`flow/config.mk`:
```
export PLATFORM = sky130hd
export DESIGN_NAME = FFT
export DESIGN_NICKNAME = FFT
export VERILOG_FILES = /design/flow/design.v
export SDC_FILE = /design/flow/constraint.sdc
export NUM_CORES = 4
export LEC_CHECK = 0
export ABC_AREA = 1
export CAP_MARGIN = 20
export CORE_ASPECT_RATIO = 1.08
export CORE_MARGIN = 2
export CORE_UTILIZATION = 69
export GPL_TIMING_DRIVEN = 1
export MAX_ROUTING_LAYER = met4
export MIN_ROUTING_LAYER = met2
export PLACE_DENSITY_LB_ADDON = 0.02
export SLEW_MARGIN = 35
export TNS_END_PERCENT = 5
```
`flow/constraint.sdc`:
```
create_clock -name core_clock -period 8.02 [get_ports {clk}]
set_input_delay 1.6040 -clock core_clock [delete_from_list [all_inputs] [get_ports {clk}]]
set_output_delay 1.6040 -clock core_clock [all_outputs]
set_load 0.01 [all_outputs]
```
`flow/design.v`:
```
module SR16(
    input                   clk,
    input                   rst_n,
    input [11:0]             in_r,  
    input [11:0]             in_i,  
    output [11:0]            out_r, 
    output [11:0]            out_i  
);
                    parameter LENGTH = 16;
    integer i;
    reg [11:0] r_bus [LENGTH-1:0];
    reg [11:0] i_bus [LENGTH-1:0];
    assign out_r = r_bus[0];
    assign out_i = i_bus[0];
    always@ (posedge clk or negedge rst_n) begin
        if(!rst_n) begin
            for(i = 0; i < LENGTH; i = i+1) begin
                r_bus[i] <= 0;
                i_bus[i] <= 0;
            end
        end
        else begin
            r_bus[LENGTH-1] <= in_r;
            i_bus[LENGTH-1] <= in_i;
            for(i = 0; i < (LENGTH-1); i = i+1) begin
                r_bus[i] <= r_bus[i+1];
                i_bus[i] <= i_bus[i+1];
            end
        end
    end
endmodule
module SR8(
    input                   clk,
    input                   rst_n,
    input [14:0]            in_r,
    input [14:0]            in_i,
    output [14:0]           out_r,
    output [14:0]           out_i
);
                    parameter LENGTH = 8;
    integer i;
    reg [14:0] r_bus [LENGTH-1:0];
    reg [14:0] i_bus [LENGTH-1:0];
    assign out_r = r_bus[0];
    assign out_i = i_bus[0];
    always@ (posedge clk or negedge rst_n) begin
        if(!rst_n) begin
            for(i = 0; i < LENGTH; i = i+1) begin
                r_bus[i] <= 0;
                i_bus[i] <= 0;
            end
        end
        else begin
            r_bus[LENGTH-1] <= in_r;
            i_bus[LENGTH-1] <= in_i;
            for(i = 0; i < (LENGTH-1); i = i+1) begin
                r_bus[i] <= r_bus[i+1];
                i_bus[i] <= i_bus[i+1];
            end
        end
    end
endmodule
module SR4(
    input                   clk,
    input                   rst_n,
    input [15:0]            in_r,
    input [15:0]            in_i,
    output [15:0]           out_r,
    output [15:0]           out_i
);
                    parameter LENGTH = 4;
    integer i;
    reg [15:0] r_bus [LENGTH-1:0];
    reg [15:0] i_bus [LENGTH-1:0];
    assign out_r = r_bus[0];
    assign out_i = i_bus[0];
    always@ (posedge clk or negedge rst_n) begin
        if(!rst_n) begin
            for(i = 0; i < LENGTH; i = i+1) begin
                r_bus[i] <= 0;
                i_bus[i] <= 0;
            end
        end
        else begin
            r_bus[LENGTH-1] <= in_r;
            i_bus[LENGTH-1] <= in_i;
            for(i = 0; i < (LENGTH-1); i = i+1) begin
                r_bus[i] <= r_bus[i+1];
                i_bus[i] <= i_bus[i+1];
            end
        end
    end
endmodule
module SR2(
    input                   clk,
    input                   rst_n,
    input [16:0]            in_r,
    input [16:0]            in_i,
    output [16:0]           out_r,
    output [16:0]           out_i
);
                    parameter LENGTH = 2;
    integer i;
    reg [16:0] r_bus [LENGTH-1:0];
    reg [16:0] i_bus [LENGTH-1:0];
    assign out_r = r_bus[0];
    assign out_i = i_bus[0];
    always@ (posedge clk or negedge rst_n) begin
        if(!rst_n) begin
            for(i = 0; i < LENGTH; i = i+1) begin
                r_bus[i] <= 0;
                i_bus[i] <= 0;
            end
        end
        else begin
            r_bus[LENGTH-1] <= in_r;
            i_bus[LENGTH-1] <= in_i;
            for(i = 0; i < (LENGTH-1); i = i+1) begin
                r_bus[i] <= r_bus[i+1];
                i_bus[i] <= i_bus[i+1];
            end
        end
    end
endmodule
module SR1(
    input                   clk,
    input                   rst_n,
    input [17:0]            in_r,
    input [17:0]            in_i,
    output [17:0]           out_r,
    output [17:0]           out_i
);
                    parameter LENGTH = 1;
    integer i;
    reg [17:0] r_bus [LENGTH-1:0];
    reg [17:0] i_bus [LENGTH-1:0];
    assign out_r = r_bus[0];
    assign out_i = i_bus[0];
    always@ (posedge clk or negedge rst_n) begin
        if(!rst_n) begin
            for(i = 0; i < LENGTH; i = i+1) begin
                r_bus[i] <= 0;
                i_bus[i] <= 0;
            end
        end
        else begin
            r_bus[LENGTH-1] <= in_r;
            i_bus[LENGTH-1] <= in_i;
            for(i = 0; i < (LENGTH-1); i = i+1) begin
                r_bus[i] <= r_bus[i+1];
                i_bus[i] <= i_bus[i+1];
            end
        end
    end
endmodule
module CTRL16(
    input                       clk,
    input                       rst_n,
    input                       valid_i,
    input signed [10:0]          data_in_r,  
    input signed [10:0]          data_in_i,  
    output reg                  valid_o,         
    output reg [1:0]            state,
    output reg signed [10:0]     data_out_r,  
    output reg signed [10:0]     data_out_i,  
    output reg signed [7:0]     WN_r,
    output reg signed [7:0]     WN_i
);
    parameter IDLE      = 2'b00;
    parameter FIRST     = 2'b01;
    parameter SECOND    = 2'b10;
    parameter WAITING   = 2'b11;
    reg [8:0] count, next_count;
    reg [1:0] next_state;
    reg next_valid_o;
    always@(*) begin
        next_count = count;
        next_state = state;
        next_valid_o = valid_o;
        case(state)
            IDLE: begin
                next_count = 0;
                if(valid_i) begin
                    next_state = WAITING;
                    next_count = 1;
                end
            end
            WAITING: begin
                next_count = count + 1;
                if(count == 16) begin
                    next_state = FIRST;
                    next_valid_o = 1;
                end
            end
            FIRST: begin
                next_count = count + 1;
                if(count == 32) begin
                    next_state = SECOND;
                end
            end
            SECOND: begin
                next_count = count + 1;
                if(count == 48) begin
                    if(valid_i) begin
                        next_state = FIRST;
                        next_count = 17;
                    end
                    else begin
                        next_state = IDLE;
                        next_count = 0;
                        next_valid_o = 0;
                    end
                end
            end
        endcase
    end
    always@(*) begin
        case(count)
            33: begin
                WN_r = 8'b01000000;
                WN_i = 8'b00000000;
            end
            34: begin
                WN_r = 8'b00111110;
                WN_i = 8'b11110011;
            end
            35: begin
                WN_r = 8'b00111011;
                WN_i = 8'b11100111;
            end
            36: begin
                WN_r = 8'b00110101;
                WN_i = 8'b11011100;
            end
            37: begin
                WN_r = 8'b00101101;
                WN_i = 8'b11010010;
            end
            38: begin
                WN_r = 8'b00100011;
                WN_i = 8'b11001010;
            end
            39: begin
                WN_r = 8'b00011000;
                WN_i = 8'b11000100;
            end
            40: begin
                WN_r = 8'b00001100;
                WN_i = 8'b11000001;
            end
            41: begin
                WN_r = 8'b00000000;
                WN_i = 8'b11000000;
            end
            42: begin
                WN_r = 8'b11110011;
                WN_i = 8'b11000001;
            end
            43: begin
                WN_r = 8'b11100111;
                WN_i = 8'b11000100;
            end
            44: begin
                WN_r = 8'b11011100;
                WN_i = 8'b11001010;
            end
            45: begin
                WN_r = 8'b11010010;
                WN_i = 8'b11010010;
            end
            46: begin
                WN_r = 8'b11001010;
                WN_i = 8'b11011100;
            end
            47: begin
                WN_r = 8'b11000100;
                WN_i = 8'b11100111;
            end
            48: begin
                WN_r = 8'b11000001;
                WN_i = 8'b11110011;
            end
            default: begin
                WN_r = 8'b00000000;
                WN_i = 8'b00000000;
            end
        endcase
    end
    always@(posedge clk or negedge rst_n) begin
        if(!rst_n) begin
            state <= IDLE;
            count <= 0;
            data_out_r <= 0;
            data_out_i <= 0;
            valid_o <= 0;
        end
        else begin
            state <= next_state;
            count <= next_count;
            data_out_r <= data_in_r;
            data_out_i <= data_in_i;
            valid_o <= next_valid_o;
        end
    end
endmodule
module CTRL8(
    input                       clk,
    input                       rst_n,
    input                       valid_i,
    input signed [13:0]         data_in_r,
    input signed [13:0]         data_in_i,
    output reg                  valid_o,         
    output reg [1:0]            state,
    output reg signed [13:0]    data_out_r,
    output reg signed [13:0]    data_out_i,
    output reg signed [7:0]     WN_r,
    output reg signed [7:0]     WN_i
);
    parameter IDLE      = 2'b00;
    parameter FIRST     = 2'b01;
    parameter SECOND    = 2'b10;
    parameter WAITING   = 2'b11;
    reg [8:0] count, next_count;
    reg [1:0] next_state;
    reg next_valid_o;
    always@(*) begin
        next_count = count;
        next_state = state;
        next_valid_o = valid_o;
        case(state)
            IDLE: begin
                next_count = 0;
                if(valid_i) begin
                    next_state = WAITING;
                    next_count = 1;
                end
            end
            WAITING: begin
                next_count = count + 1;
                if(count == 8) begin
                    next_state = FIRST;
                    next_valid_o = 1;
                end
            end
            FIRST: begin
                next_count = count + 1;
                if(count == 16) begin
                    next_state = SECOND;
                end
            end
            SECOND: begin
                next_count = count + 1;
                if(count == 24) begin
                    if(valid_i) begin
                        next_state = FIRST;
                        next_count = 9;
                    end
                    else begin
                        next_state = IDLE;
                        next_count = 0;
                        next_valid_o = 0;
                    end
                end
            end
        endcase
    end
    always@(*) begin
        case(count)
            17: begin
                WN_r = 8'b01000000;
                WN_i = 8'b00000000;
            end
            18: begin
                WN_r = 8'b00111011;
                WN_i = 8'b11100111;
            end
            19: begin
                WN_r = 8'b00101101;
                WN_i = 8'b11010010;
            end
            20: begin
                WN_r = 8'b00011000;
                WN_i = 8'b11000100;
            end
            21: begin
                WN_r = 8'b00000000;
                WN_i = 8'b11000000;
            end
            22: begin
                WN_r = 8'b11100111;
                WN_i = 8'b11000100;
            end
            23: begin
                WN_r = 8'b11010010;
                WN_i = 8'b11010010;
            end
            24: begin
                WN_r = 8'b11000100;
                WN_i = 8'b11100111;
            end
            default: begin
                WN_r = 8'b00000000;
                WN_i = 8'b00000000;
            end
        endcase
    end
    always@(posedge clk or negedge rst_n) begin
        if(!rst_n) begin
            state <= IDLE;
            count <= 0;
            data_out_r <= 0;
            data_out_i <= 0;
            valid_o <= 0;
        end
        else begin
            state <= next_state;
            count <= next_count;
            data_out_r <= data_in_r;
            data_out_i <= data_in_i;
            valid_o <= next_valid_o;
        end
    end
endmodule
module CTRL4(
    input                       clk,
    input                       rst_n,
    input                       valid_i,
    input signed [14:0]         data_in_r,
    input signed [14:0]         data_in_i,
    output reg                  valid_o,         
    output reg [1:0]            state,
    output reg signed [14:0]    data_out_r,
    output reg signed [14:0]    data_out_i,
    output reg [7:0]            WN_r,
    output reg [7:0]            WN_i
);
    parameter IDLE      = 2'b00;
    parameter FIRST     = 2'b01;
    parameter SECOND    = 2'b10;
    parameter WAITING   = 2'b11;
    parameter ZERO      = 2'b00;
    parameter ONE       = 2'b01;
    parameter TWO       = 2'b10;
    parameter THREE     = 2'b11;
    reg [8:0] count, next_count;
    reg [1:0] next_state;
    reg next_valid_o;
    always@(*) begin
        next_count = count;
        next_state = state;
        next_valid_o = valid_o;
        case(state)
            IDLE: begin
                next_count = 0;
                if(valid_i) begin
                    next_state = WAITING;
                    next_count = 1;
                end
            end
            WAITING: begin
                next_count = count + 1;
                if(count == 4) begin
                    next_state = FIRST;
                    next_valid_o = 1;
                end
            end
            FIRST: begin
                next_count = count + 1;
                if(count == 8) begin
                    next_state = SECOND;
                end
            end
            SECOND: begin
                next_count = count + 1;
                if(count == 12) begin
                    if(valid_i) begin
                        next_state = FIRST;
                        next_count = 5;
                    end
                    else begin
                        next_state = IDLE;
                        next_count = 0;
                        next_valid_o = 0;
                    end
                end
            end
        endcase
    end
    always@(*) begin
        case(count)
            9: begin
                WN_r = 8'b01000000;
                WN_i = 8'b00000000;
            end
            10: begin
                WN_r = 8'b00101101;
                WN_i = 8'b11010010;
            end
            11: begin
                WN_r = 8'b00000000;
                WN_i = 8'b11000000;
            end
            12: begin
                WN_r = 8'b11010010;
                WN_i = 8'b11010010;
            end
            default: begin
                WN_r = 8'b00000000;
                WN_i = 8'b00000000;
            end
        endcase
    end
    always@(posedge clk or negedge rst_n) begin
        if(!rst_n) begin
            state <= IDLE;
            count <= 0;
            data_out_r <= 0;
            data_out_i <= 0;
            valid_o <= 0;
        end
        else begin
            state <= next_state;
            count <= next_count;
            data_out_r <= data_in_r;
            data_out_i <= data_in_i;
            valid_o <= next_valid_o;
        end
    end
endmodule
module CTRL2(
    input                       clk,
    input                       rst_n,
    input                       valid_i,
    input signed [15:0]         data_in_r,
    input signed [15:0]         data_in_i,
    output reg                  valid_o,         
    output reg [1:0]            state,
    output reg signed [15:0]    data_out_r,
    output reg signed [15:0]    data_out_i,
    output reg [1:0]            WN
);
    parameter IDLE      = 2'b00;
    parameter FIRST     = 2'b01;
    parameter SECOND    = 2'b10;
    parameter WAITING   = 2'b11;
    parameter ZERO      = 2'b00;
    parameter ONE       = 2'b01;
    parameter TWO       = 2'b10;
    parameter THREE     = 2'b11;
    reg [8:0] count, next_count;
    reg [1:0] next_state;
    reg next_valid_o;
    always@(*) begin
        next_count = count;
        next_state = state;
        next_valid_o = valid_o;
        case(state)
            IDLE: begin
                next_count = 0;
                if(valid_i) begin
                    next_state = WAITING;
                    next_count = 1;
                end
            end
            WAITING: begin
                next_count = count + 1;
                if(count == 2) begin
                    next_state = FIRST;
                    next_valid_o = 1;
                end
            end
            FIRST: begin
                next_count = count + 1;
                if(count == 4) begin
                    next_state = SECOND;
                end
            end
            SECOND: begin
                next_count = count + 1;
                if(count == 6) begin
                    if(valid_i) begin
                        next_state = FIRST;
                        next_count = 3;
                    end
                    else begin
                        next_state = IDLE;
                        next_count = 0;
                        next_valid_o = 0;
                    end
                end
            end
        endcase
    end
    always@(*) begin
        case(count)
            5:      WN = ZERO;  
            6:      WN = ONE;   
            default: WN = ZERO;
        endcase
    end
    always@(posedge clk or negedge rst_n) begin
        if(!rst_n) begin
            state <= IDLE;
            count <= 0;
            data_out_r <= 0;
            data_out_i <= 0;
            valid_o <= 0;
        end
        else begin
            state <= next_state;
            count <= next_count;
            data_out_r <= data_in_r;
            data_out_i <= data_in_i;
            valid_o <= next_valid_o;
        end
    end
endmodule
module CTRL1(
    input                       clk,
    input                       rst_n,
    input                       valid_i,
    input signed [16:0]         data_in_r,
    input signed [16:0]         data_in_i,
    output reg                  valid_o,         
    output reg [1:0]            state,
    output reg signed [16:0]    data_out_r,
    output reg signed [16:0]    data_out_i
);
    parameter IDLE      = 2'b00;
    parameter FIRST     = 2'b01;
    parameter SECOND    = 2'b10;
    parameter WAITING   = 2'b11;
    reg [8:0] count, next_count;
    reg [1:0] next_state;
    reg next_valid_o;
    always@(*) begin
        next_count = count;
        next_state = state;
        next_valid_o = valid_o;
        case(state)
            IDLE: begin
                next_count = 0;
                if(valid_i) begin
                    next_state = WAITING;
                    next_count = 1;
                end
            end
            WAITING: begin
                next_count = count + 1;
                if(count == 1) begin
                    next_state = FIRST;
                    next_valid_o = 1;
                end
            end
            FIRST: begin
                next_count = count + 1;
                if(count == 2) begin
                    next_state = SECOND;
                end
            end
            SECOND: begin
                next_count = count + 1;
                if(count == 3) begin
                    if(valid_i) begin
                        next_state = FIRST;
                        next_count = 2;
                    end
                    else begin
                        next_state = IDLE;
                        next_count = 0;
                        next_valid_o = 0;
                    end
                end
            end
        endcase
    end
    always@(posedge clk or negedge rst_n) begin
        if(!rst_n) begin
            state <= IDLE;
            count <= 0;
            data_out_r <= 0;
            data_out_i <= 0;
            valid_o <= 0;
        end
        else begin
            state <= next_state;
            count <= next_count;
            data_out_r <= data_in_r;
            data_out_i <= data_in_i;
            valid_o <= next_valid_o;
        end
    end
endmodule
module BUTTERFLY_R2_1(
    input [1:0]                 state,
    input signed [10:0]          A_r,
    input signed [10:0]          A_i,
    input signed [11:0]          B_r,
    input signed [11:0]          B_i,
    input signed [7:0]          WN_r,
    input signed [7:0]          WN_i,
    output reg signed [13:0]    out_r,
    output reg signed [13:0]    out_i,
    output reg signed [11:0]     SR_r,
    output reg signed [11:0]     SR_i
);
    parameter IDLE      = 2'b00;
    parameter FIRST     = 2'b01;
    parameter SECOND    = 2'b10;
    parameter WAITING   = 2'b11;
    wire signed [19:0] mul13, mul24, mul14, mul23;
    wire signed [20:0] tempA, tempB;
    wire signed [11:0] A_ext_r, A_ext_i;
    wire signed [12:0] ApB_r, ApB_i;
    wire signed [12:0] AmB_r, AmB_i;
    assign A_ext_r = {A_r[10], A_r};
    assign A_ext_i = {A_i[10], A_i};
    assign ApB_r = A_ext_r + B_r;
    assign ApB_i = A_ext_i + B_i;
    assign AmB_r = B_r - A_ext_r;
    assign AmB_i = B_i - A_ext_i;
    assign mul13 = B_r * WN_r;
    assign mul24 = B_i * WN_i;
    assign mul14 = B_r * WN_i;
    assign mul23 = B_i * WN_r;
    assign tempA = mul13 - mul24;
    assign tempB = mul14 + mul23;
    always@(*) begin
        case(state)          
            IDLE: begin
                out_r = 0;
                out_i = 0;
                SR_r = 0;
                SR_i = 0;
            end
            WAITING: begin
                out_r = 0;
                out_i = 0;
                SR_r = A_ext_r;
                SR_i = A_ext_i;
            end
            FIRST: begin
                out_r = {ApB_r[12:0], 1'b0};
                out_i = {ApB_i[12:0], 1'b0};
                SR_r = AmB_r[11:0];  
                SR_i = AmB_i[11:0];
            end
            SECOND: begin
                out_r = {tempA[18:5]};
                out_i = {tempB[18:5]};
                SR_r = A_ext_r;
                SR_i = A_ext_i;
            end
            default: begin
                out_r = 0;
                out_i = 0;
                SR_r = 0;
                SR_i = 0;
            end
        endcase
    end
endmodule
module BUTTERFLY_R2_2(
    input [1:0]                 state,
    input signed [13:0]         A_r,
    input signed [13:0]         A_i,
    input signed [14:0]         B_r,
    input signed [14:0]         B_i,
    input signed [7:0]          WN_r,
    input signed [7:0]          WN_i,
    output reg signed [14:0]    out_r,
    output reg signed [14:0]    out_i,
    output reg signed [14:0]    SR_r,
    output reg signed [14:0]    SR_i
);
    parameter IDLE      = 2'b00;
    parameter FIRST     = 2'b01;
    parameter SECOND    = 2'b10;
    parameter WAITING   = 2'b11;
    wire signed [22:0] mul13, mul24, mul14, mul23;
    wire signed [23:0] tempA, tempB;
    assign mul13 = B_r * WN_r;
    assign mul24 = B_i * WN_i;
    assign mul14 = B_r * WN_i;
    assign mul23 = B_i * WN_r;
    assign tempA = mul13 - mul24;
    assign tempB = mul14 + mul23;
    always@(*) begin
        case(state)          
            IDLE: begin
                out_r = 0;
                out_i = 0;
                SR_r = 0;
                SR_i = 0;
            end
            WAITING: begin
                out_r = 0;
                out_i = 0;
                SR_r = {A_r[13], A_r};
                SR_i = {A_i[13], A_i};
            end
            FIRST: begin
                out_r = $signed({A_r[13], A_r}) + B_r;
                out_i = $signed({A_i[13], A_i}) + B_i;
                SR_r = B_r - $signed({A_r[13], A_r});  
                SR_i = B_i - $signed({A_i[13], A_i});
            end
            SECOND: begin
                out_r = tempA[20:6];
                out_i = tempB[20:6];
                SR_r = {A_r[13], A_r};
                SR_i = {A_i[13], A_i};
            end
            default: begin
                out_r = 0;
                out_i = 0;
                SR_r = 0;
                SR_i = 0;
            end
        endcase
    end
endmodule
module BUTTERFLY_R2_3(
    input [1:0]                 state,
    input signed [14:0]         A_r,
    input signed [14:0]         A_i,
    input signed [15:0]         B_r,
    input signed [15:0]         B_i,
    input signed [7:0]          WN_r,
    input signed [7:0]          WN_i,
    output reg signed [15:0]    out_r,
    output reg signed [15:0]    out_i,
    output reg signed [15:0]    SR_r,
    output reg signed [15:0]    SR_i
);
    parameter IDLE      = 2'b00;
    parameter FIRST     = 2'b01;
    parameter SECOND    = 2'b10;
    parameter WAITING   = 2'b11;
    parameter ZERO      = 2'b00;
    parameter ONE       = 2'b01;
    parameter TWO       = 2'b10;
    parameter THREE     = 2'b11;
    wire signed [23:0] mul13, mul24, mul14, mul23;
    wire signed [24:0] tempA, tempB;
    assign mul13 = B_r * WN_r;
    assign mul24 = B_i * WN_i;
    assign mul14 = B_r * WN_i;
    assign mul23 = B_i * WN_r;
    assign tempA = mul13 - mul24;
    assign tempB = mul14 + mul23;
    always@(*) begin
        case(state)          
            IDLE: begin
                out_r = 0;
                out_i = 0;
                SR_r = 0;
                SR_i = 0;
            end
            WAITING: begin
                out_r = 0;
                out_i = 0;
                SR_r = {A_r[14], A_r};
                SR_i = {A_i[14], A_i};
            end
            FIRST: begin
                out_r = $signed({A_r[14], A_r}) + B_r;
                out_i = $signed({A_i[14], A_i}) + B_i;
                SR_r = B_r - $signed({A_r[14], A_r});  
                SR_i = B_i - $signed({A_i[14], A_i});
            end
            SECOND: begin
                out_r = tempA[21:6];
                out_i = tempB[21:6];
                SR_r = {A_r[14], A_r};
                SR_i = {A_i[14], A_i};
            end
            default: begin
                out_r = 0;
                out_i = 0;
                SR_r = 0;
                SR_i = 0;
            end
        endcase
    end
endmodule
module BUTTERFLY_R2_4(
    input [1:0]                 state,
    input signed [15:0]         A_r,
    input signed [15:0]         A_i,
    input signed [16:0]         B_r,
    input signed [16:0]         B_i,
    input [1:0]                 WN,
    output reg signed [16:0]    out_r,
    output reg signed [16:0]    out_i,
    output reg signed [16:0]    SR_r,
    output reg signed [16:0]    SR_i
);
    parameter IDLE      = 2'b00;
    parameter FIRST     = 2'b01;
    parameter SECOND    = 2'b10;
    parameter WAITING   = 2'b11;
    parameter ZERO      = 2'b00;
    parameter ONE       = 2'b01;
    parameter TWO       = 2'b10;
    parameter THREE     = 2'b11;
    wire [16:0] B_r_neg;
    assign B_r_neg = ~B_r + 1;
    always@(*) begin
        case(state)          
            IDLE: begin
                out_r = 0;
                out_i = 0;
                SR_r = 0;
                SR_i = 0;
            end
            WAITING: begin
                out_r = 0;
                out_i = 0;
                SR_r = {A_r[15], A_r};
                SR_i = {A_i[15], A_i};
            end
            FIRST: begin
                out_r = $signed({A_r[15], A_r}) + B_r;
                out_i = $signed({A_i[15], A_i}) + B_i;
                SR_r = B_r - $signed({A_r[15], A_r});  
                SR_i = B_i - $signed({A_i[15], A_i});
            end
            SECOND: begin
                case(WN)
                    ZERO: begin
                        out_r = B_r;
                        out_i = B_i;
                    end
                    ONE: begin
                        out_r = B_i;
                        out_i = B_r_neg;
                    end
                    default: begin
                        out_r = B_r;
                        out_i = B_i;
                    end
                endcase
                SR_r = {A_r[15], A_r};
                SR_i = {A_i[15], A_i};
            end
            default: begin
                out_r = 0;
                out_i = 0;
                SR_r = 0;
                SR_i = 0;
            end
        endcase
    end
endmodule
module BUTTERFLY_R2_5(
    input [1:0]                 state,
    input signed [16:0]         A_r,
    input signed [16:0]         A_i,
    input signed [17:0]         B_r,
    input signed [17:0]         B_i,
    output reg signed [16:0]    out_r,
    output reg signed [16:0]    out_i,
    output reg signed [17:0]    SR_r,
    output reg signed [17:0]    SR_i
);
    parameter IDLE      = 2'b00;
    parameter FIRST     = 2'b01;
    parameter SECOND    = 2'b10;
    parameter WAITING   = 2'b11;
    always@(*) begin
        case(state)          
            IDLE: begin
                out_r = 0;
                out_i = 0;
                SR_r = 0;
                SR_i = 0;
            end
            WAITING: begin
                out_r = 0;
                out_i = 0;
                SR_r = {A_r[16], A_r};
                SR_i = {A_i[16], A_i};
            end
            FIRST: begin
                out_r = $signed({A_r[16], A_r}) + B_r[17:0];
                out_i = $signed({A_i[16], A_i}) + B_i[17:0];
                SR_r = B_r - $signed({A_r[16], A_r});  
                SR_i = B_i - $signed({A_i[16], A_i});
            end
            SECOND: begin
                out_r = B_r[16:0];
                out_i = B_i[16:0];
                SR_r = {A_r[16], A_r};
                SR_i = {A_i[16], A_i};
            end
            default: begin
                out_r = 0;
                out_i = 0;
                SR_r = 0;
                SR_i = 0;
            end
        endcase
    end
endmodule
module STAGE1(
    input                   clk,
    input                   rst_n,
    input                   valid_i,
    input signed [10:0]      data_in_r,
    input signed [10:0]      data_in_i,
    output                  valid_o,
    output signed [13:0]    data_out_r,
    output signed [13:0]    data_out_i
);
    reg  [10:0] data_in_r_r, data_in_i_r;
    reg  valid_i_r;
    wire [1:0] state_bus;
    wire [7:0] WN_r_bus, WN_i_bus;
    wire [11:0] SR_r_bus, SR_i_bus;
    wire [11:0] FB_r_bus, FB_i_bus;
    wire [10:0] data_r_bus, data_i_bus;
    CTRL16 Control_unit(
        .clk(clk),
        .rst_n(rst_n),
        .valid_i(valid_i_r),
        .data_in_r(data_in_r_r),
        .data_in_i(data_in_i_r),
        .valid_o(valid_o),
        .state(state_bus),
        .data_out_r(data_r_bus),
        .data_out_i(data_i_bus),
        .WN_r(WN_r_bus),
        .WN_i(WN_i_bus)
    );
    SR16 shiftregister(
        .clk(clk),
        .rst_n(rst_n),
        .in_r(SR_r_bus),
        .in_i(SR_i_bus),
        .out_r(FB_r_bus),
        .out_i(FB_i_bus)
    );
    BUTTERFLY_R2_1 butterfly(
        .state(state_bus),
        .A_r(data_r_bus),
        .A_i(data_i_bus),
        .B_r(FB_r_bus),
        .B_i(FB_i_bus),
        .WN_r(WN_r_bus),
        .WN_i(WN_i_bus),
        .out_r(data_out_r),
        .out_i(data_out_i),
        .SR_r(SR_r_bus),
        .SR_i(SR_i_bus)
    );
    always@(posedge clk or negedge rst_n) begin
        if(!rst_n) begin
            data_in_r_r <= 0;
            data_in_i_r <= 0;
            valid_i_r <= 0;
        end
        else begin
            data_in_r_r <= data_in_r;
            data_in_i_r <= data_in_i;
            valid_i_r <= valid_i;
        end
    end
endmodule
module STAGE2(
    input                   clk,
    input                   rst_n,
    input                   valid_i,
    input signed [13:0]     data_in_r,
    input signed [13:0]     data_in_i,
    output                  valid_o,
    output signed [14:0]    data_out_r,
    output signed [14:0]    data_out_i
);
    reg  [13:0] data_in_r_r, data_in_i_r;
    reg  valid_i_r;
    wire [1:0] state_bus;
    wire [7:0] WN_r_bus, WN_i_bus;
    wire [14:0] SR_r_bus, SR_i_bus;
    wire [14:0] FB_r_bus, FB_i_bus;
    wire [13:0] data_r_bus, data_i_bus;
    CTRL8 Control_unit(
        .clk(clk),
        .rst_n(rst_n),
        .valid_i(valid_i_r),
        .data_in_r(data_in_r_r),
        .data_in_i(data_in_i_r),
        .valid_o(valid_o),
        .state(state_bus),
        .data_out_r(data_r_bus),
        .data_out_i(data_i_bus),
        .WN_r(WN_r_bus),
        .WN_i(WN_i_bus)
    );
    SR8 shiftregister(
        .clk(clk),
        .rst_n(rst_n),
        .in_r(SR_r_bus),
        .in_i(SR_i_bus),
        .out_r(FB_r_bus),
        .out_i(FB_i_bus)
    );
    BUTTERFLY_R2_2 butterfly(
        .state(state_bus),
        .A_r(data_r_bus),
        .A_i(data_i_bus),
        .B_r(FB_r_bus),
        .B_i(FB_i_bus),
        .WN_r(WN_r_bus),
        .WN_i(WN_i_bus),
        .out_r(data_out_r),
        .out_i(data_out_i),
        .SR_r(SR_r_bus),
        .SR_i(SR_i_bus)
    );
    always@(posedge clk or negedge rst_n) begin
        if(!rst_n) begin
            data_in_r_r <= 0;
            data_in_i_r <= 0;
            valid_i_r <= 0;
        end
        else begin
            data_in_r_r <= data_in_r;
            data_in_i_r <= data_in_i;
            valid_i_r <= valid_i;
        end
    end
endmodule
module STAGE3(
    input                   clk,
    input                   rst_n,
    input                   valid_i,
    input signed [14:0]     data_in_r,
    input signed [14:0]     data_in_i,
    output                  valid_o,
    output signed [15:0]    data_out_r,
    output signed [15:0]    data_out_i
);
    reg  [14:0] data_in_r_r, data_in_i_r;
    reg  valid_i_r;
    wire [1:0] state_bus;
    wire [7:0] WN_r_bus, WN_i_bus;
    wire [15:0] SR_r_bus, SR_i_bus;
    wire [15:0] FB_r_bus, FB_i_bus;
    wire [14:0] data_r_bus, data_i_bus;
    CTRL4 Control_unit(
        .clk(clk),
        .rst_n(rst_n),
        .valid_i(valid_i_r),
        .data_in_r(data_in_r_r),
        .data_in_i(data_in_i_r),
        .valid_o(valid_o),
        .state(state_bus),
        .data_out_r(data_r_bus),
        .data_out_i(data_i_bus),
        .WN_r(WN_r_bus),
        .WN_i(WN_i_bus)
    );
    SR4 shiftregister(
        .clk(clk),
        .rst_n(rst_n),
        .in_r(SR_r_bus),
        .in_i(SR_i_bus),
        .out_r(FB_r_bus),
        .out_i(FB_i_bus)
    );
    BUTTERFLY_R2_3 butterfly(
        .state(state_bus),
        .A_r(data_r_bus),
        .A_i(data_i_bus),
        .B_r(FB_r_bus),
        .B_i(FB_i_bus),
        .WN_r(WN_r_bus),
        .WN_i(WN_i_bus),
        .out_r(data_out_r),
        .out_i(data_out_i),
        .SR_r(SR_r_bus),
        .SR_i(SR_i_bus)
    );
    always@(posedge clk or negedge rst_n) begin
        if(!rst_n) begin
            data_in_r_r <= 0;
            data_in_i_r <= 0;
            valid_i_r <= 0;
        end
        else begin
            data_in_r_r <= data_in_r;
            data_in_i_r <= data_in_i;
            valid_i_r <= valid_i;
        end
    end
endmodule
module STAGE4(
    input                   clk,
    input                   rst_n,
    input                   valid_i,
    input signed [15:0]     data_in_r,
    input signed [15:0]     data_in_i,
    output                  valid_o,
    output signed [16:0]    data_out_r,
    output signed [16:0]    data_out_i
);
    reg  [15:0] data_in_r_r, data_in_i_r;
    reg  valid_i_r;
    wire [1:0] state_bus;
    wire [1:0] WN;
    wire [16:0] SR_r_bus, SR_i_bus;
    wire [16:0] FB_r_bus, FB_i_bus;
    wire [15:0] data_r_bus, data_i_bus;
    CTRL2 Control_unit(
        .clk(clk),
        .rst_n(rst_n),
        .valid_i(valid_i_r),
        .data_in_r(data_in_r_r),
        .data_in_i(data_in_i_r),
        .valid_o(valid_o),
        .state(state_bus),
        .data_out_r(data_r_bus),
        .data_out_i(data_i_bus),
        .WN(WN)
    );
    SR2 shiftregister(
        .clk(clk),
        .rst_n(rst_n),
        .in_r(SR_r_bus),
        .in_i(SR_i_bus),
        .out_r(FB_r_bus),
        .out_i(FB_i_bus)
    );
    BUTTERFLY_R2_4 butterfly(
        .state(state_bus),
        .A_r(data_r_bus),
        .A_i(data_i_bus),
        .B_r(FB_r_bus),
        .B_i(FB_i_bus),
        .WN(WN),
        .out_r(data_out_r),
        .out_i(data_out_i),
        .SR_r(SR_r_bus),
        .SR_i(SR_i_bus)
    );
    always@(posedge clk or negedge rst_n) begin
        if(!rst_n) begin
            data_in_r_r <= 0;
            data_in_i_r <= 0;
            valid_i_r <= 0;
        end
        else begin
            data_in_r_r <= data_in_r;
            data_in_i_r <= data_in_i;
            valid_i_r <= valid_i;
        end
    end
endmodule
module STAGE5(
    input                   clk,
    input                   rst_n,
    input                   valid_i,
    input signed [16:0]     data_in_r,
    input signed [16:0]     data_in_i,
    output                  valid_o,
    output signed [16:0]    data_out_r,
    output signed [16:0]    data_out_i
);
    reg  [16:0] data_in_r_r, data_in_i_r;
    reg  valid_i_r;
    wire [1:0] state_bus;
    wire [17:0] SR_r_bus, SR_i_bus;
    wire [17:0] FB_r_bus, FB_i_bus;
    wire [16:0] data_r_bus, data_i_bus;
    CTRL1 Control_unit(
        .clk(clk),
        .rst_n(rst_n),
        .valid_i(valid_i_r),
        .data_in_r(data_in_r_r),
        .data_in_i(data_in_i_r),
        .valid_o(valid_o),
        .state(state_bus),
        .data_out_r(data_r_bus),
        .data_out_i(data_i_bus)
    );
    SR1 shiftregister(
        .clk(clk),
        .rst_n(rst_n),
        .in_r(SR_r_bus),
        .in_i(SR_i_bus),
        .out_r(FB_r_bus),
        .out_i(FB_i_bus)
    );
    BUTTERFLY_R2_5 butterfly(
        .state(state_bus),
        .A_r(data_r_bus),
        .A_i(data_i_bus),
        .B_r(FB_r_bus),
        .B_i(FB_i_bus),
        .out_r(data_out_r),
        .out_i(data_out_i),
        .SR_r(SR_r_bus),
        .SR_i(SR_i_bus)
    );
    always@(posedge clk or negedge rst_n) begin
        if(!rst_n) begin
            data_in_r_r <= 0;
            data_in_i_r <= 0;
            valid_i_r <= 0;
        end
        else begin
            data_in_r_r <= data_in_r;
            data_in_i_r <= data_in_i;
            valid_i_r <= valid_i;
        end
    end
endmodule
module SORTING(
    clk,
    rst_n,
    start_sorting,
    out_r,
    out_i,
    answer,
    seq
);
input                 clk, rst_n, start_sorting;
input  [16:0]         out_r;
input  [16:0]         out_i;
output [16:0]         answer;
output reg            seq;
integer i, j;
reg [8:0] count, next_count;
reg next_finish;
reg [16:0] answer_moved;
reg start, next_start;
reg [16:0] result[0:63];
reg [16:0] next_result_r[0:31];
reg [16:0] next_result_i[0:31];
assign answer = answer_moved;
always@(*) begin
    next_count = count;
    next_finish = seq;
    next_start = start;
    if(start_sorting || start) begin
        next_count = count + 1; 
        next_start = 1;
    end
    case(count)
        32: answer_moved = result[0];
        33: answer_moved = result[1];
        34: answer_moved = result[2];
        35: answer_moved = result[3];
        36: answer_moved = result[4];
        37: answer_moved = result[5];
        38: answer_moved = result[6];
        39: answer_moved = result[7];
        40: answer_moved = result[8];
        41: answer_moved = result[9];
        42: answer_moved = result[10];
        43: answer_moved = result[11];
        44: answer_moved = result[12];
        45: answer_moved = result[13];
        46: answer_moved = result[14];
        47: answer_moved = result[15];
        48: answer_moved = result[16];
        49: answer_moved = result[17];
        50: answer_moved = result[18];
        51: answer_moved = result[19];
        52: answer_moved = result[20];
        53: answer_moved = result[21];
        54: answer_moved = result[22];
        55: answer_moved = result[23];
        56: answer_moved = result[24];
        57: answer_moved = result[25];
        58: answer_moved = result[26];
        59: answer_moved = result[27];
        60: answer_moved = result[28];
        61: answer_moved = result[29];
        62: answer_moved = result[30];
        63: answer_moved = result[31];
        64: answer_moved = result[32];
        65: answer_moved = result[33];
        66: answer_moved = result[34];
        67: answer_moved = result[35];
        68: answer_moved = result[36];
        69: answer_moved = result[37];
        70: answer_moved = result[38];
        71: answer_moved = result[39];
        72: answer_moved = result[40];
        73: answer_moved = result[41];
        74: answer_moved = result[42];
        75: answer_moved = result[43];
        76: answer_moved = result[44];
        77: answer_moved = result[45];
        78: answer_moved = result[46];
        79: answer_moved = result[47];
        80: answer_moved = result[48];
        81: answer_moved = result[49];
        82: answer_moved = result[50];
        83: answer_moved = result[51];
        84: answer_moved = result[52];
        85: answer_moved = result[53];
        86: answer_moved = result[54];
        87: answer_moved = result[55];
        88: answer_moved = result[56];
        89: answer_moved = result[57];
        90: answer_moved = result[58];
        91: answer_moved = result[59];
        92: answer_moved = result[60];
        93: answer_moved = result[61];
        94: answer_moved = result[62];
        95: answer_moved = result[63];
        default: begin
            answer_moved = 0;
        end    
    endcase
    if(count == 31) next_finish = 1;
    if(count == 95) begin
        next_finish = 0;
        next_start = 0;
        next_count = 0;
    end
end
always@(*) begin
    for (i = 0; i < 32; i = i+1) begin
        next_result_r[i] = result[i];
        next_result_i[i] = result[i+32];
    end
    case(count)
        0 : begin
            if(start_sorting) begin
                next_result_r[0] = out_r;
                next_result_i[0] = out_i;
            end
        end
        1 : begin
            next_result_r[16] = out_r;
            next_result_i[16] = out_i;
        end
        2 : begin
            next_result_r[8] = out_r;
            next_result_i[8] = out_i;
        end
        3 : begin
            next_result_r[24] = out_r;
            next_result_i[24] = out_i;
        end
        4 : begin
            next_result_r[4] = out_r;
            next_result_i[4] = out_i;
        end
        5 : begin
            next_result_r[20] = out_r;
            next_result_i[20] = out_i;
        end
        6 : begin
            next_result_r[12] = out_r;
            next_result_i[12] = out_i;
        end
        7 : begin
            next_result_r[28] = out_r;
            next_result_i[28] = out_i;
        end
        8 : begin
            next_result_r[2] = out_r;
            next_result_i[2] = out_i;
        end
        9 : begin
            next_result_r[18] = out_r;
            next_result_i[18] = out_i;
        end
        10 : begin
            next_result_r[10] = out_r;
            next_result_i[10] = out_i;
        end
        11 : begin
            next_result_r[26] = out_r;
            next_result_i[26] = out_i;
        end
        12 : begin
            next_result_r[6] = out_r;
            next_result_i[6] = out_i;
        end
        13 : begin
            next_result_r[22] = out_r;
            next_result_i[22] = out_i;
        end
        14 : begin
            next_result_r[14] = out_r;
            next_result_i[14] = out_i;
        end
        15 : begin
            next_result_r[30] = out_r;
            next_result_i[30] = out_i;
        end
        16 : begin
            next_result_r[1] = out_r;
            next_result_i[1] = out_i;
        end
        17 : begin
            next_result_r[17] = out_r;
            next_result_i[17] = out_i;
        end
        18 : begin
            next_result_r[9] = out_r;
            next_result_i[9] = out_i;
        end
        19 : begin
            next_result_r[25] = out_r;
            next_result_i[25] = out_i;
        end
        20 : begin
            next_result_r[5] = out_r;
            next_result_i[5] = out_i;
        end
        21 : begin
            next_result_r[21] = out_r;
            next_result_i[21] = out_i;
        end
        22 : begin
            next_result_r[13] = out_r;
            next_result_i[13] = out_i;
        end
        23 : begin
            next_result_r[29] = out_r;
            next_result_i[29] = out_i;
        end
        24 : begin
            next_result_r[3] = out_r;
            next_result_i[3] = out_i;
        end
        25 : begin
            next_result_r[19] = out_r;
            next_result_i[19] = out_i;
        end
        26 : begin
            next_result_r[11] = out_r;
            next_result_i[11] = out_i;
        end
        27 : begin
            next_result_r[27] = out_r;
            next_result_i[27] = out_i;
        end
        28 : begin
            next_result_r[7] = out_r;
            next_result_i[7] = out_i;
        end
        29 : begin
            next_result_r[23] = out_r;
            next_result_i[23] = out_i;
        end
        30 : begin
            next_result_r[15] = out_r;
            next_result_i[15] = out_i;
        end
        31 : begin
            next_result_r[31] = out_r;
            next_result_i[31] = out_i;
        end
        default: begin
            for (i = 0; i < 32; i = i+1) begin
                next_result_r[i] = result[i];
                next_result_i[i] = result[i+32];
            end
        end
    endcase
end
always@(posedge clk or negedge rst_n) begin
    if(!rst_n)begin
        count <= 0;
        seq <= 0;
        start <= 0;
        for (i = 0; i < 32; i = i+1) begin
            result[i] <= 0;
            result[i+32] <= 0;
        end
    end
    else begin
        count <= next_count;
        seq <= next_finish;
        start <= next_start;
        for (i = 0; i < 32; i = i+1) begin
            result[i] <= next_result_r[i];
            result[i+32] <= next_result_i[i];
        end
    end
end
endmodule
module FFT(
    input                   clk,
    input                   rst_n,
    input                   valid_i,
    input signed [10:0]      x_r,
    output                  finish,
    output signed [16:0]    answer
);
    wire [0:3] valid_o_bus;
    wire [13:0] data_r_bus_1, data_i_bus_1;
    wire [14:0] data_r_bus_2, data_i_bus_2;
    wire [15:0] data_r_bus_3, data_i_bus_3;
    wire [16:0] data_r_bus_4, data_i_bus_4;
    wire [16:0] X_r, X_i;
    wire         done;
    STAGE1 stg1(
        .clk(clk),
        .rst_n(rst_n),
        .valid_i(valid_i),
        .data_in_r(x_r),
        .data_in_i(11'd0),
        .valid_o(valid_o_bus[0]),
        .data_out_r(data_r_bus_1),
        .data_out_i(data_i_bus_1)
    );
    STAGE2 stg2(
        .clk(clk),
        .rst_n(rst_n),
        .valid_i(valid_o_bus[0]),
        .data_in_r(data_r_bus_1),
        .data_in_i(data_i_bus_1),
        .valid_o(valid_o_bus[1]),
        .data_out_r(data_r_bus_2),
        .data_out_i(data_i_bus_2)
    );
    STAGE3 stg3(
        .clk(clk),
        .rst_n(rst_n),
        .valid_i(valid_o_bus[1]),
        .data_in_r(data_r_bus_2),
        .data_in_i(data_i_bus_2),
        .valid_o(valid_o_bus[2]),
        .data_out_r(data_r_bus_3),
        .data_out_i(data_i_bus_3)
    );
    STAGE4 stg4(
        .clk(clk),
        .rst_n(rst_n),
        .valid_i(valid_o_bus[2]),
        .data_in_r(data_r_bus_3),
        .data_in_i(data_i_bus_3),
        .valid_o(valid_o_bus[3]),
        .data_out_r(data_r_bus_4),
        .data_out_i(data_i_bus_4)
    );
    STAGE5 stg5(
        .clk(clk),
        .rst_n(rst_n),
        .valid_i(valid_o_bus[3]),
        .data_in_r(data_r_bus_4),
        .data_in_i(data_i_bus_4),
        .valid_o(done),
        .data_out_r(X_r),
        .data_out_i(X_i)
    );
    SORTING sort(
        .clk(clk),
        .rst_n(rst_n),
        .start_sorting(done),
        .out_r(X_r),
        .out_i(X_i),
        .answer(answer),
        .seq(finish)
);
endmodule
```
`flow/run.sh`:
```
#!/bin/bash
# the make line also repeats each setting of config.mk as NAME=value (left out here)
make -C /OpenROAD-flow-scripts/flow DESIGN_CONFIG=/design/flow/config.mk WORK_HOME=/design/flow/orfs CLKGATE_MAP_FILE= finish
```
==> results of run 1 <==
==> through the flow <==
step / setup slack, ps / instance area [um2] / power (uW) / instances
after floorplan: 1640 / 137800 / 11840 / 15340
after global placement: 874.5 / 141600 / 12100 / 17740
after detailed placement: 534.4 / 141900 / 12110 / 17750
after CTS: 405.2 / 149700 / 23060 / 18160
==> routing by layer <==
layer | track usage [%] | GRT overflow
met2 | 88.85 | 386
met1 | - | -
met3 | 94.63 | 1141
met5 | - | -
met4 | 68.17 | 260
==> summary.txt, run 1 <==
yosys + openroad results -> fp util 69.34%, Post-synth ARST share 100.0%, CTS resizes 0, Main logic family adder cells, xor/xnor share 0.8138%, average size of a mapped cell 8.979 um2, leading area contributor after synthesis dfrtp_1, CTS sink cnt 2298, Die H 468.3 um, # rows 170, Tot GR Track Use 86.55%, Num CTS Buffers 218, Post-synth EDFFs 0, Post-CTS Setup Inserts 0, Die Area 203200 um2, Run Error [ERROR GRT-0116] Global routing finished with congestion. Check the congestion regions in the DRC Viewer., synthesized netlist cell count 15340, ys flops 2298, number of hold buffers added after cts 0, H-tree depth 4, routability cong. 1.300, Mapped Nets 17140, core area 198700 um2, Top cell area share 41.65%, status did not finish, CTS root buf clkbuf_16, Die X 433.9 um, gr ovfl total 1787, Dominant flop cell dfrtp_1, Yosys Instances 15340, Adder Share, Synth 22.04%, Ys Warns 34, Seq/Total Area, Yosys 41.75%, mux frac, synth 0.007266%, synthesized cell area 137800 um2, Final HPWL DP 349.9 mm, most common cell in the netlist nand2_1, CTS max path bufs 3, PortBufs 31, and+or+nand+nor area frac 16.01%, synth top area cells dfrtp_1 (42%), fa_1 (15%), nand2_1 (9.0%), YS chip area 137800 um2, post-synthesis cell type count 77, aoi share 10.52%, Failed at global routing, top cells by count, synth nand2_1 (3320), inv_1 (2550), dfrtp_1 (2293), Ports 32
==> inputs of run 2 (changes only) <==
- ABC_AREA: 1 -> default
- CORE_ASPECT_RATIO: 1.08 -> default
- CORE_UTILIZATION: 69 -> 70
- GPL_TIMING_DRIVEN: 1 -> default
- MIN_ROUTING_LAYER: met2 -> default
- PLACE_DENSITY_LB_ADDON: 0.02 -> default
- SETUP_SLACK_MARGIN: default -> 1.37
- SLEW_MARGIN: 35 -> 20
- TNS_END_PERCENT: 5 -> default
- clock period: 8.02 -> 5.13 ns (I/O delays scaled with it)
==> summary.txt, run 2 <==
yosys + openroad results -> status did not finish, Failed at global routing, Run Error [ERROR GRT-0232] Routing congestion too high. Check the congestion heatmap in the GUI., Dominant flop cell dfrtp_1, xor/xnor share 2.911%, ys flops 2298, gr ovfl total 34, # rows 160, Mapped Nets 14870, Seq/Total Area, Yosys 43.15%, mux frac, synth 0.2385%, fp util 70.30%, Top cell area share 43.05%, top cells by count, synth dfrtp_1 (2293), nand2_1 (1764), inv_1 (1649), Final HPWL DP 314.9 mm, Tot GR Track Use 61.04%, and+or+nand+nor area frac 11.73%, Die H 440.3 um, Die Area 193900 um2, CTS root buf clkbuf_16, PortBufs 31, number of hold buffers added after cts 0, Num CTS Buffers 220, H-tree depth 4, Die X 440.3 um, average size of a mapped cell 10.20 um2, Yosys Instances 13070, synth top area cells dfrtp_1 (43%), fa_1 (16%), ha_1 (6.8%), CTS sink cnt 2298, synthesized netlist cell count 13070, post-synthesis cell type count 87, CTS max path bufs 3, routability cong. 1.018, post-place setup slack -2044 ps, Ports 32, aoi share 12.52%, leading area contributor after synthesis dfrtp_1, synthesized cell area 133300 um2, Ys Warns 34, most common cell in the netlist dfrtp_1, Adder Share, Synth 22.78%, Post-synth ARST share 100.0%, YS chip area 133300 um2, Main logic family adder cells, core area 189600 um2, Post-synth EDFFs 0
## run 2: through the flow
step / instances / power (uW) / instance area [um2] / hold slack (ps) / utilization, %
after floorplan: 13070 / 18510 / 134200 / 331.2 / -
after detailed placement: 16110 / 18960 / 145100 / 334.7 / 76.53
after global placement: 16110 / 18940 / 145100 / 331.1 / 76.53
after CTS: 16770 / 36480 / 159200 / 14.64 / 83.97
## run 2: repair_timing
| action | in CTS |
|---|---|
| pin swaps | 337 |
| gates resized | 903 |
| cloned | 8 |
| endpoints found under the setup margin | 270 |
| buffers inserted | 242 |
## run 2: per-layer routing
layer | overflow | global-route usage [%]
met5 | - | -
met4 | 10 | 50.70
met3 | 7 | 34.56
met2 | 11 | 80.91
met1 | 6 | 65.67
==> inputs of run 3 (changes only) <==
- ABC_AREA: default -> 1
- CORE_UTILIZATION: 70 -> 72
- CTS_CLUSTER_DIAMETER: default -> 398
- MAX_ROUTING_LAYER: met4 -> default
- PLACE_DENSITY: default -> 0.41
- SETUP_SLACK_MARGIN: 1.37 -> default
- clock period: 5.13 -> 6.12 ns (I/O delays scaled with it)
==> summary.txt, run 3 <==
yosys + openroad results -> status did not finish, Failed at global routing, Run Error [ERROR GRT-0232] Routing congestion too high. Check the congestion heatmap in the GUI., synth top area cells dfrtp_1 (42%), fa_1 (15%), nand2_1 (9.0%), H-tree depth 4, synthesized cell area 137800 um2, Post-synth EDFFs 0, number of hold buffers added after cts 0, mux frac, synth 0.007266%, Adder Share, Synth 22.04%, dpl cell area 147200 um2, core area 190200 um2, CTS sink cnt 2298, # rows 160, PortBufs 31, and+or+nand+nor area frac 16.01%, top cells by count, synth nand2_1 (3320), inv_1 (2550), dfrtp_1 (2293), xor/xnor share 0.8138%, aoi share 10.52%, Tot GR Track Use 70.63%, gr ovfl total 543, Ports 32, synthesized netlist cell count 15340, Seq/Total Area, Yosys 41.75%, Ys Warns 34, CTS max path bufs 3, CTS root buf clkbuf_16, most common cell in the netlist nand2_1, Die X 441.4 um, fp util 72.43%, average size of a mapped cell 8.979 um2, post-place setup slack -783.3 ps, routability cong. 1.102, Die Area 194800 um2, Main logic family adder cells, post-synthesis cell type count 77, Top cell area share 41.65%, Final HPWL DP 377.0 mm, Yosys Instances 15340, Mapped Nets 17140, leading area contributor after synthesis dfrtp_1, YS chip area 137800 um2, ys flops 2298, Dominant flop cell dfrtp_1, Die H 441.4 um, Num CTS Buffers 221, Post-synth ARST share 100.0%
## run 3: per-stage QoR
stage	util, %	power (uW)	hold WS, ps	std cells
CTS	82.97	30070	289.7	18820
floorplan	-	15510	331.2	15340
detailed placement	77.42	15880	334.7	18330
global placement	77.42	15870	331.1	18330
## run 3: routing by layer
layer / overflow / GRT usage, %
met1: 54 / 75.75
met2: 238 / 85.33
met3: 70 / 55.72
met4: 176 / 59.90
met5: 5 / 32.38
## run 3: repair_timing
action | CTS
pin swaps | 194
endpoints found under the setup margin | 81
gates resized | 543
buffers inserted | 78
gates cloned | 5
==> inputs of run 4 (changes only) <==
- ABC_AREA: 1 -> default
- CELL_PAD_IN_SITES_DETAIL_PLACEMENT: default -> 1
- CORE_UTILIZATION: 72 -> 16
- CTS_CLUSTER_DIAMETER: 398 -> default
- CTS_CLUSTER_SIZE: default -> 99
- GPL_TIMING_DRIVEN: default -> 0
- HOLD_SLACK_MARGIN: default -> -0.03
- MAX_ROUTING_LAYER: default -> met4
- MIN_ROUTING_LAYER: default -> met1
- PLACE_DENSITY: 0.41 -> default
- PLACE_DENSITY_LB_ADDON: default -> 0.02
- SETUP_SLACK_MARGIN: default -> 0.94
- TNS_END_PERCENT: default -> 10
- clock period: 6.12 -> 12.6 ns (I/O delays scaled with it)
==> summary.txt, run 4 <==
impl run done, here's what came out: Ys Warns 34, most common cell in the netlist dfrtp_1, CTS tree yes, leakage power 0.07460 uW, Worst-Skew Late Latency 1080 ps, Die Area 840300 um2, max capacitance violation total 0, Worst Path Max Fanout 11, R2R Setup Slk 1600 ps, Clock power frac 55.2%, Seq/Total Area, Yosys 43.15%, Crit Path Category flop to flop, Dominant flop cell dfrtp_1, Fmax 90.92 MHz, aoi share 12.52%, met3 WL post-DR 31.87 mm, comb pwr 197 uW, Startpoint Class flop, CTS max path bufs 4, CP max stage cell nor4_1, mux frac, synth 0.2385%, Metal-1 WL 357.4 mm, largest net degree at the start of global routing 145, H-tree depth 5, Post-CTS Setup Inserts 0, gr ovfl total 0, CTS root buf clkbuf_16, DR DRC count 0, reg2reg start stg1.Control_unit.count[1], Pwr top the clock network, synth top area cells dfrtp_1 (43%), fa_1 (16%), ha_1 (6.8%), highest layer used for signal routing met4, post-synthesis cell type count 87, OpenROAD warning count 256, CTS resizes 0, Die X 916.7 um, Final setup viols 0, PortBufs 31, synthesized netlist cell count 13070, element type at the critical path end flop, Comb power frac 1.2%, first drt pass iteration count 6, vias per cell 4.121, max incr delay on CP 720 ps, clk_skew 182.2 ps, switch share 24.20%, synthesis-to-layout area growth 23.91%, Crit Reg-Reg Endpoint stg2.data_in_r_r[12], and+or+nand+nor area frac 11.73%, Adder Share, Synth 22.78%, YS chip area 133300 um2, initial antenna violation count 168, leading area contributor after synthesis dfrtp_1, total wire length 797.9 mm, status complete, no violations, number of hold buffers added after cts 0, met2 wire length 376.6 mm, fp util 16.03%, crit-path most repeated cell fa_1, CTS sink cnt 2298, Ports 32, Final HPWL DP 630.4 mm, Num CTS Buffers 319, Die H 916.7 um, final max-slew violation count 0, WP data arrival 11820 ps, ys flops 2298, CP startpoint stg1.Control_unit.count[1], Main logic family adder cells, worst setup margin 1601 ps, xor/xnor share 2.911%, CP delay by family, top adder cells, WL/cell 31.72 um, WP buf/inv 7, Worst slew margin 11.82%, Vias 103700, P_clk 9340 uW, Layout Nets 15500, Post-synth EDFFs 0, Setup crit end stg2.data_in_r_r[12], post-place setup slack 1369 ps, critical path depth in cells 27, VDD IR-drop max 110.3 uV, average size of a mapped cell 10.20 um2, Setup TNS 0 ps, 1st-iter DRT viols 7775, Tot GR Track Use 19.29%, hold endpoint stg4.Control_unit.data_out_r[3], Clock transition at path regs 60 ps, routability cong. 0.8992, Hold Crit Depth 0, first-pass GRT wire length 1072 mm, crit path DRT 13420 ps, final hold vios 0, unrepaired setup endpoints after global routing no, remaining antenna violation count 0, Hold Crit Start stg4.data_in_r_r[3], Final min period 11000 ps, synthesized cell area 133300 um2, period utilization 87.30%, Psw 4098 uW, Mapped Nets 14870, top cells by count, synth dfrtp_1 (2293), nand2_1 (1764), inv_1 (1649), PD cells 102.5 nW/um2, Yosys Instances 13070, number of global-route vias before repair 112700, Post-synth ARST share 100.0%, Tightest Pin Transition 1323 ps, Flop pwr share 43.7%, # rows 335, Top cell area share 43.05%, Pint 12830 uW, core area 831200 um2, sequential power 7390 uW, hold crit path type flop to flop, FF-to-FF path depth 27
[run 4: cell type report]
class                           count  area (um2)
Inverter                         1656        6216
Sequential cell                  2298       57520
Multi-Input combinational cell   8406       67640
Timing Repair Buffer              308        5964
Clock inverter                     88        1305
Fill cell                       94630      666000
Antenna cell                       91       227.7
Buffer                            710        3035
Clock buffer                      480        9328
Tap cell                        11120       13910
[run 4: routing by layer]
| metal | vias up | track usage (%) |
|---|---|---|
| li1 | 44090 | - |
| met1 | 55930 | 25.10 |
| met2 | 2773 | 31.26 |
| met3 | 883 | 2.167 |
| met4 | 0 | 6.472 |
| met5 | - | - |
[run 4: through the flow]
stage / std cells / total power [uW] / cell area, um2 / util (%) / hold slack [ps]
2_1_floorplan: 13070 / 7534 / 133300 / - / 331.2
3_3_place_gp: 24220 / 7799 / 147500 / 17.75 / 331.2
6_report: 25160 / 16930 / 165100 / 19.87 / 171.3
5_1_grt: 25100 / 17580 / 165000 / 19.85 / 187.4
3_5_place_dp: 24500 / 7736 / 154200 / 18.56 / 335.5
4_1_cts: 25060 / 17310 / 164900 / 19.84 / 179.2
==> inputs of run 5 (changes only) <==
- ABC_AREA: default -> 1
- CELL_PAD_IN_SITES_DETAIL_PLACEMENT: 1 -> default
- CORE_UTILIZATION: 16 -> 72
- CTS_CLUSTER_DIAMETER: default -> 395
- CTS_CLUSTER_SIZE: 99 -> default
- GPL_TIMING_DRIVEN: 0 -> default
- HOLD_SLACK_MARGIN: -0.03 -> default
- MAX_ROUTING_LAYER: met4 -> default
- MIN_ROUTING_LAYER: met1 -> default
- PLACE_DENSITY_LB_ADDON: 0.02 -> default
- SETUP_SLACK_MARGIN: 0.94 -> default
- TNS_END_PERCENT: 10 -> default
- clock period: 12.6 -> 6.12 ns (I/O delays scaled with it)
==> summary.txt, run 5 <==
yosys + openroad results -> routability cong. 1.102, Run Error [ERROR GRT-0232] Routing congestion too high. Check the congestion heatmap in the GUI., Adder Share, Synth 22.04%, status did not finish, H-tree depth 4, xor/xnor share 0.8138%, Die Area 194800 um2, mux frac, synth 0.007266%, synthesized cell area 137800 um2, # rows 160, Ys Warns 34, most common cell in the netlist nand2_1, leading area contributor after synthesis dfrtp_1, top cells by count, synth nand2_1 (3320), inv_1 (2550), dfrtp_1 (2293), fp util 72.43%, Seq/Total Area, Yosys 41.75%, Mapped Nets 17140, YS chip area 137800 um2, Die H 441.4 um, CTS sink cnt 2298, post-synthesis cell type count 77, Main logic family adder cells, aoi share 10.52%, Dominant flop cell dfrtp_1, dpl cells 18330, PortBufs 31, Yosys Instances 15340, ys flops 2298, Num CTS Buffers 221, and+or+nand+nor area frac 16.01%, core area 190200 um2, synth top area cells dfrtp_1 (42%), fa_1 (15%), nand2_1 (9.0%), Post-synth ARST share 100.0%, Final HPWL DP 377.0 mm, Failed at global routing, average size of a mapped cell 8.979 um2, synthesized netlist cell count 15340, CTS root buf clkbuf_16, gr ovfl total 543, Post-synth EDFFs 0, Tot GR Track Use 70.63%, Top cell area share 41.65%, Ports 32, CTS max path bufs 3, dpl cell area 147200 um2, number of hold buffers added after cts 0, Die X 441.4 um
[run 5: per-layer routing]
metal | GRT overflow | global-route usage, %
met4 | 176 | 59.90
met3 | 70 | 55.72
met1 | 54 | 75.75
met5 | 5 | 32.38
met2 | 238 | 85.33
[run 5: metrics by stage]
step	hold WS [ps]	setup slack, ps
CTS	289.7	-310.9
detailed placement	334.7	-783.3
global placement	331.1	-539.9
floorplan	331.2	-37.33
[run 5: repair_timing]
action | CTS
buffers inserted | 78
resized | 543
setup endpoints to repair | 81
pin swaps | 194
cloned | 5
==> inputs of run 6 (changes only) <==
- ABC_AREA: 1 -> default
- CORE_UTILIZATION: 72 -> 70
- CTS_CLUSTER_DIAMETER: 395 -> default
- CTS_CLUSTER_SIZE: default -> 35
- clock period: 6.12 -> 6.21 ns (I/O delays scaled with it)
==> summary.txt, run 6 <==
impl run done, here's what came out: Filler Cell Count 10560, initial antenna violation count 45, Mapped Nets 14870, Die Area 193900 um2, Top cell area share 43.05%, Yosys Instances 13070, Adder Share, Synth 22.78%, leakage power 0.07565 uW, Vias 108500, R2R Setup Slk -880 ps, CTS max path bufs 3, Die H 440.3 um, CP startpoint stg3.Control_unit.count[7], CTS sink cnt 2298, average size of a mapped cell 10.20 um2, first drt pass iteration count 14, Final setup viols 73, WP data arrival 7800 ps, Flop pwr share 50.4%, Worst Path Max Fanout 5, crit path DRT 6920 ps, hold crit path type input pin to asynchronous set/reset pin, VDD IR-drop max 330.7 uV, gr ovfl total 0, xor/xnor share 2.911%, Total Power 29730 uW, Comb power frac 1.2%, Main logic family adder cells, Setup crit end stg4.data_in_i_r[15], crit-path most repeated cell fa_1, Layout Cells excl Fill 16530, 1st-iter DRT viols 15180, PortBufs 31, unrepaired setup endpoints after global routing yes, clk_skew 121.3 ps, routing usage on met2 69.28%, Startpoint Class flop, Final min period 7094 ps, fp util 70.30%, CP max stage cell fa_1, synth top area cells dfrtp_1 (43%), fa_1 (16%), ha_1 (6.8%), post-synthesis cell type count 87, DR DRC count 0, Tightest Pin Transition 1458 ps, Ys Warns 34, SO Viols negative setup slack, Post-synth EDFFs 0, H-tree depth 4, Psw 6627 uW, mux frac, synth 0.2385%, Tot GR Track Use 48.21%, top cells by count, synth dfrtp_1 (2293), nand2_1 (1764), inv_1 (1649), most common cell in the netlist dfrtp_1, first-pass GRT wire length 689.1 mm, reg2reg start stg3.Control_unit.count[7], GRT met1 Usage 58.89%, element type at the critical path end flop, Crit Reg-Reg Endpoint stg4.data_in_i_r[15], Ports 32, WP buf/inv 6, final hold vios 0, Num CTS Buffers 219, synthesized cell area 133300 um2, synthesized netlist cell count 13070, # rows 160, Fin Hold WS 210.8 ps, remaining antenna violation count 0, Pint 23100 uW, and+or+nand+nor area frac 11.73%, ys flops 2298, YS chip area 133300 um2, Final HPWL DP 308.6 mm, CP delay by family, top adder cells, core area 189600 um2, switch share 22.29%, dpl cells 15940, Clock power frac 48.4%, period utilization 114.2%, critical path depth in cells 27, number of global-route vias before repair 111500, P_clk 14400 uW, Pwr top registers, Clock transition at path regs 70 ps, vias per cell 6.564, synthesis-to-layout area growth 16.58%, routability cong. 1.005, Seq. cell area 57520 um2, Layout Nets 15590, total wire length 464.5 mm, comb pwr 366 uW, Worst-Skew Late Latency 920 ps, met3 usage 18.22%, Post-synth ARST share 100.0%, largest net degree at the start of global routing 170, OpenROAD warning count 240, sequential power 15000 uW, max incr delay on CP 540 ps, WL/cell 28.10 um, PD cells 191.4 nW/um2, Top Usage Layer GRT met2, Logic cell area 70230 um2, final max-slew violation count 0, Setup TNS -36810 ps, Die X 440.3 um, CTS root buf clkbuf_16, Seq/Total Area, Yosys 43.15%, FF-to-FF path depth 27, Worst slew margin 2.776%, Fmax 141.0 MHz, CTS tree yes, status failed layout checks, max capacitance violation total 0, worst setup margin -883.6 ps, Dominant flop cell dfrtp_1, Crit Path Category flop to flop, aoi share 12.52%, leading area contributor after synthesis dfrtp_1
## run 6: metal layers
metal / wire length, um / vias to the layer above
li1: - / 44050
met2: 199400 / 8167
met1: 158300 / 53440
met5: 666 / -
met4: 45170 / 36
met3: 60950 / 2834
## run 6: through the flow
stage | setup slack [ps] | instance area [um2] | utilization [%]
global route | -1091 | 155300 | 81.89
detailed placement | -1103 | 143300 | 75.61
finish | -883.6 | 155400 | 81.95
floorplan | -743.7 | 134000 | -
CTS | -785.3 | 153000 | 80.69
global placement | -1125 | 143300 | 75.61
## run 6: final cells by class
type	count	area share [%]
flip-flops and latches	2298	37.02
diodes	48	0.07731
clock inverters	98	0.9205
multi-input cells	8406	45.20
inverters	1656	4.014
repair buffers	1206	6.680
well taps	2511	2.022
clock buffers	310	4.063
## run 6: what timing repair did
action,CTS,global route
pin swaps,157,237
hold buffers,0,0
cloned,3,0
setup endpoints to repair,78,98
gates resized,312,381
hold endpoints to repair,0,0
buffers inserted,75,80
Power is estimated from default activity; no workload was simulated.
